Design cordic_pipeline_rtl, start of the top module:
module cordic_pipeline_rtl( clock, reset, ce, angle_in, sin_out, cos_out, valid_out );
clock: 3.64 ns
lec_check: 0
abc_area: 1
cap_margin: 20
core_margin: 2
core_utilization: 72
cts_cluster_diameter: 27
cts_cluster_size: 45
place_density_lb_addon: 0.28
setup_slack_margin: 0.92
slew_margin: 20
run.sh (not shown) runs the stock make flow with config.mk's settings and CLKGATE_MAP_FILE=.
The first run aborted during global routing (5_1_grt).
Next try:
Settings changed: ABC_AREA 1 to default, CTS_CLUSTER_DIAMETER 27 to default, CTS_CLUSTER_SIZE 45 to default, PLACE_DENSITY_LB_ADDON 0.28 to default, SETUP_SLACK_MARGIN 0.92 to -0.24.
Clock period 3.64 ns to 4.12 ns, I/O delays scaled along.
What happened: With this change the flow finished but fails on negative setup slack. Die size fell by 1.1%. Synthesized area fell by 1.1%. Synthesized cell count fell by 12%.
Next try:
Settings changed: CORE_UTILIZATION 72 to 70, PLACE_DENSITY from default to 0.64, SETUP_SLACK_MARGIN -0.24 to 1.13.
Clock period 4.12 ns to 4.5 ns, I/O delays scaled along.
This time the run produced a clean layout.
Count of clock-buffer cells in the layout increases by 6.
Setup slack is better by 0.18 ns.
Area after synthesis stays the same.
Via count is higher by roughly a tenth.
Critical path depth falls by 2.

========
The RTL this note starts from:
==> flow/design.v <==
module cordic_step ( clock, ce, sin_in, cos_in, angle_in, t_angle, atan,
sin_out, cos_out, angle_out, t_angle_out );
parameter integer step = 0;  
parameter integer W = 12;  
input clock, ce;
input signed [W-1:0] sin_in, cos_in, angle_in, t_angle, atan;
output reg signed [W-1:0] sin_out, cos_out, angle_out, t_angle_out;
always @ (posedge clock)
begin
if( ce == 1'b1 )
begin
if(t_angle >= angle_in)
begin
cos_out <= cos_in - (sin_in >>> step);
sin_out <= ((cos_in >>> step) + sin_in);
angle_out <= angle_in + atan;
end
else if (t_angle < angle_in)
begin
cos_out <= cos_in + (sin_in >>> step);
sin_out <= -(cos_in >>> step) + sin_in;
angle_out <= angle_in - atan;
end
t_angle_out <= t_angle;
end  
end
endmodule
module mul_Kn(clock, ce, value_in, value_out, t_angle );
parameter integer W = 12;  
parameter FXP_SHIFT = 10;  
input clock, ce;
input signed[W-1:0] value_in, t_angle;
output reg signed[W-1:0] value_out;
reg signed [2*W-1:0] val, val_0, val_2, val_4, val_5, val_7, val_7_9_d, val_9;  
reg signed [2*W-1:0] val_0_2, val_4_5, val_7_9, val_0_2_4_5, val_0_2_4_5_7_9;  
always @ (posedge clock)
begin
if( ce == 1'b1 )
begin
val = value_in; val_0 <= val; val_2 <= val << 2; val_4 <= val << 4;
val_5 <= val << 5; val_7 <= val << 7; val_9 <= val << 9;
val_0_2 <= val_0 - val_2; val_4_5 <= val_4 - val_5; val_7_9 <= val_7 + val_9;
val_0_2_4_5 <= val_0_2 + val_4_5;
val_7_9_d <= val_7_9;  
val_0_2_4_5_7_9 = val_0_2_4_5 + val_7_9_d;
value_out <= val_0_2_4_5_7_9 >>> FXP_SHIFT;
end
end
endmodule
module cordic_pipeline_rtl( clock, reset, ce, angle_in, sin_out, cos_out, valid_out );
parameter integer W = 12;  
parameter FXP_MUL = 1024;  
parameter PIPE_LATENCY = 15;  
input clock, reset, ce;
input signed [W-1:0] angle_in;  
output signed [W-1:0] sin_out, cos_out;
output valid_out;
wire signed [11:0] atan[0:10];  
assign atan[0] = 12'sd804;
assign atan[1] = 12'sd475;
assign atan[2] = 12'sd251;
assign atan[3] = 12'sd127;
assign atan[4] = 12'sd64;
assign atan[5] = 12'sd32;
assign atan[6] = 12'sd16;
assign atan[7] = 12'sd8;
assign atan[8] = 12'sd4;
assign atan[9] = 12'sd2;
assign atan[10] = 12'sd1;
wire signed [W-1:0] sin_tab [0:11];
wire signed [W-1:0] cos_tab [0:11];
wire signed [W-1:0] t_angle_tab [0:11];  
wire signed [W-1:0] angle_tab [0:11];
reg unsigned [4:0] valid_cnt;  
always@(posedge clock)
begin
if ( reset == 1'b0 )
valid_cnt <= PIPE_LATENCY;  
else
if( ( valid_cnt != 0 ) && ( ce == 1'b1 ) )
valid_cnt <= valid_cnt - 1;  
end
assign valid_out = ( valid_cnt == 0 )? 1'b1 : 1'b0;  
assign cos_tab[0] = 1.0 * FXP_MUL;
assign sin_tab[0] = 0;
assign angle_tab[0] = 0;
assign t_angle_tab[0] = angle_in;
cordic_step #(0) cordic_step_0 ( clock, ce, sin_tab[0], cos_tab[0], angle_tab[0], t_angle_tab[0], atan[0],
sin_tab[1], cos_tab[1], angle_tab[1], t_angle_tab[1] );
cordic_step #(1) cordic_step_1 ( clock, ce, sin_tab[1], cos_tab[1], angle_tab[1], t_angle_tab[1], atan[1],
sin_tab[2], cos_tab[2], angle_tab[2], t_angle_tab[2] );
cordic_step #(2) cordic_step_2 ( clock, ce, sin_tab[2], cos_tab[2], angle_tab[2], t_angle_tab[2], atan[2],
sin_tab[3], cos_tab[3], angle_tab[3], t_angle_tab[3] );
cordic_step #(3) cordic_step_3 ( clock, ce, sin_tab[3], cos_tab[3], angle_tab[3], t_angle_tab[3], atan[3],
sin_tab[4], cos_tab[4], angle_tab[4], t_angle_tab[4] );
cordic_step #(4) cordic_step_4 ( clock, ce, sin_tab[4], cos_tab[4], angle_tab[4], t_angle_tab[4], atan[4],
sin_tab[5], cos_tab[5], angle_tab[5], t_angle_tab[5] );
cordic_step #(5) cordic_step_5 ( clock, ce, sin_tab[5], cos_tab[5], angle_tab[5], t_angle_tab[5], atan[5],
sin_tab[6], cos_tab[6], angle_tab[6], t_angle_tab[6] );
cordic_step #(6) cordic_step_6 ( clock, ce, sin_tab[6], cos_tab[6], angle_tab[6], t_angle_tab[6], atan[6],
sin_tab[7], cos_tab[7], angle_tab[7], t_angle_tab[7] );
cordic_step #(7) cordic_step_7 ( clock, ce, sin_tab[7], cos_tab[7], angle_tab[7], t_angle_tab[7], atan[7],
sin_tab[8], cos_tab[8], angle_tab[8], t_angle_tab[8] );
cordic_step #(8) cordic_step_8 ( clock, ce, sin_tab[8], cos_tab[8], angle_tab[8], t_angle_tab[8], atan[8],
sin_tab[9], cos_tab[9], angle_tab[9], t_angle_tab[9] );
cordic_step #(9) cordic_step_9 ( clock, ce, sin_tab[9], cos_tab[9], angle_tab[9], t_angle_tab[9], atan[9],
sin_tab[10], cos_tab[10], angle_tab[10], t_angle_tab[10] );
cordic_step #(10)cordic_step_10( clock, ce, sin_tab[10], cos_tab[10], angle_tab[10], t_angle_tab[10],
atan[10], sin_tab[11], cos_tab[11], angle_tab[11], t_angle_tab[11] );
mul_Kn mul_Kn_sin ( clock, ce, sin_tab[11], sin_out, t_angle_tab[11] );
mul_Kn mul_Kn_cos ( clock, ce, cos_tab[11], cos_out, t_angle_tab[11] );
endmodule
clock: 3.52 ns
lec_check: 0
cap_margin: 20
core_margin: 2
core_utilization: 72
cts_cluster_diameter: 395
place_density: 0.35
setup_slack_margin: -0.24
slew_margin: 20
The baseline finished but fails on negative setup slack.
Change:
--- a/flow/config.mk
+++ b/flow/config.mk
@@ -9,6 +9,3 @@
 export CORE_MARGIN = 2
-export CORE_UTILIZATION = 72
-export CTS_CLUSTER_DIAMETER = 395
-export PLACE_DENSITY = 0.35
-export SETUP_SLACK_MARGIN = -0.24
+export CORE_UTILIZATION = 40
 export SLEW_MARGIN = 20
==> flow/constraint.sdc (replaced) <==
create_clock -name core_clock -period 4.26 [get_ports {clock}]
set_input_delay 0.8520 -clock core_clock [delete_from_list [all_inputs] [get_ports {clock}]]
set_output_delay 0.8520 -clock core_clock [all_outputs]
set_load 0.01 [all_outputs]
With this change the flow passed the timing, DRC and antenna checks; area after synthesis stays the same; via count went down by 26%; final cell count went up by 2.2%; critical path depth went up by 1; worst setup slack is better by 1.5 ns; synthesized cell count stays the same.
Change:
--- a/flow/config.mk
+++ b/flow/config.mk
@@ -7,5 +7,8 @@
 export LEC_CHECK = 0
+export ABC_AREA = 1
 export CAP_MARGIN = 20
 export CORE_MARGIN = 2
-export CORE_UTILIZATION = 40
+export CORE_UTILIZATION = 70
+export PLACE_DENSITY = 0.35
+export SETUP_SLACK_MARGIN = 1.04
 export SLEW_MARGIN = 20
==> flow/constraint.sdc (replaced) <==
create_clock -name core_clock -period 3.73 [get_ports {clock}]
set_input_delay 0.7460 -clock core_clock [delete_from_list [all_inputs] [get_ports {clock}]]
set_output_delay 0.7460 -clock core_clock [all_outputs]
set_load 0.01 [all_outputs]
Outcome:
- The new run failed in 5_1_grt (GRT-0232)
- synthesized cell count rises by roughly a tenth
- die size is lower by well over a third
- area after synthesis came out higher slightly
Change:
--- a/flow/config.mk
+++ b/flow/config.mk
@@ -7,8 +7,6 @@
 export LEC_CHECK = 0
-export ABC_AREA = 1
 export CAP_MARGIN = 20
 export CORE_MARGIN = 2
-export CORE_UTILIZATION = 70
-export PLACE_DENSITY = 0.35
-export SETUP_SLACK_MARGIN = 1.04
+export CORE_UTILIZATION = 72
+export CTS_CLUSTER_DIAMETER = 34
 export SLEW_MARGIN = 20
==> flow/constraint.sdc (replaced) <==
create_clock -name core_clock -period 3.09 [get_ports {clock}]
set_input_delay 0.6180 -clock core_clock [delete_from_list [all_inputs] [get_ports {clock}]]
set_output_delay 0.6180 -clock core_clock [all_outputs]
set_load 0.01 [all_outputs]
- With this change the flow failed in 4_1_cts on DPL-0038
- die size went down by 3.8%
- synthesized cell count goes down by 12%
- area after synthesis drops by 1.1%
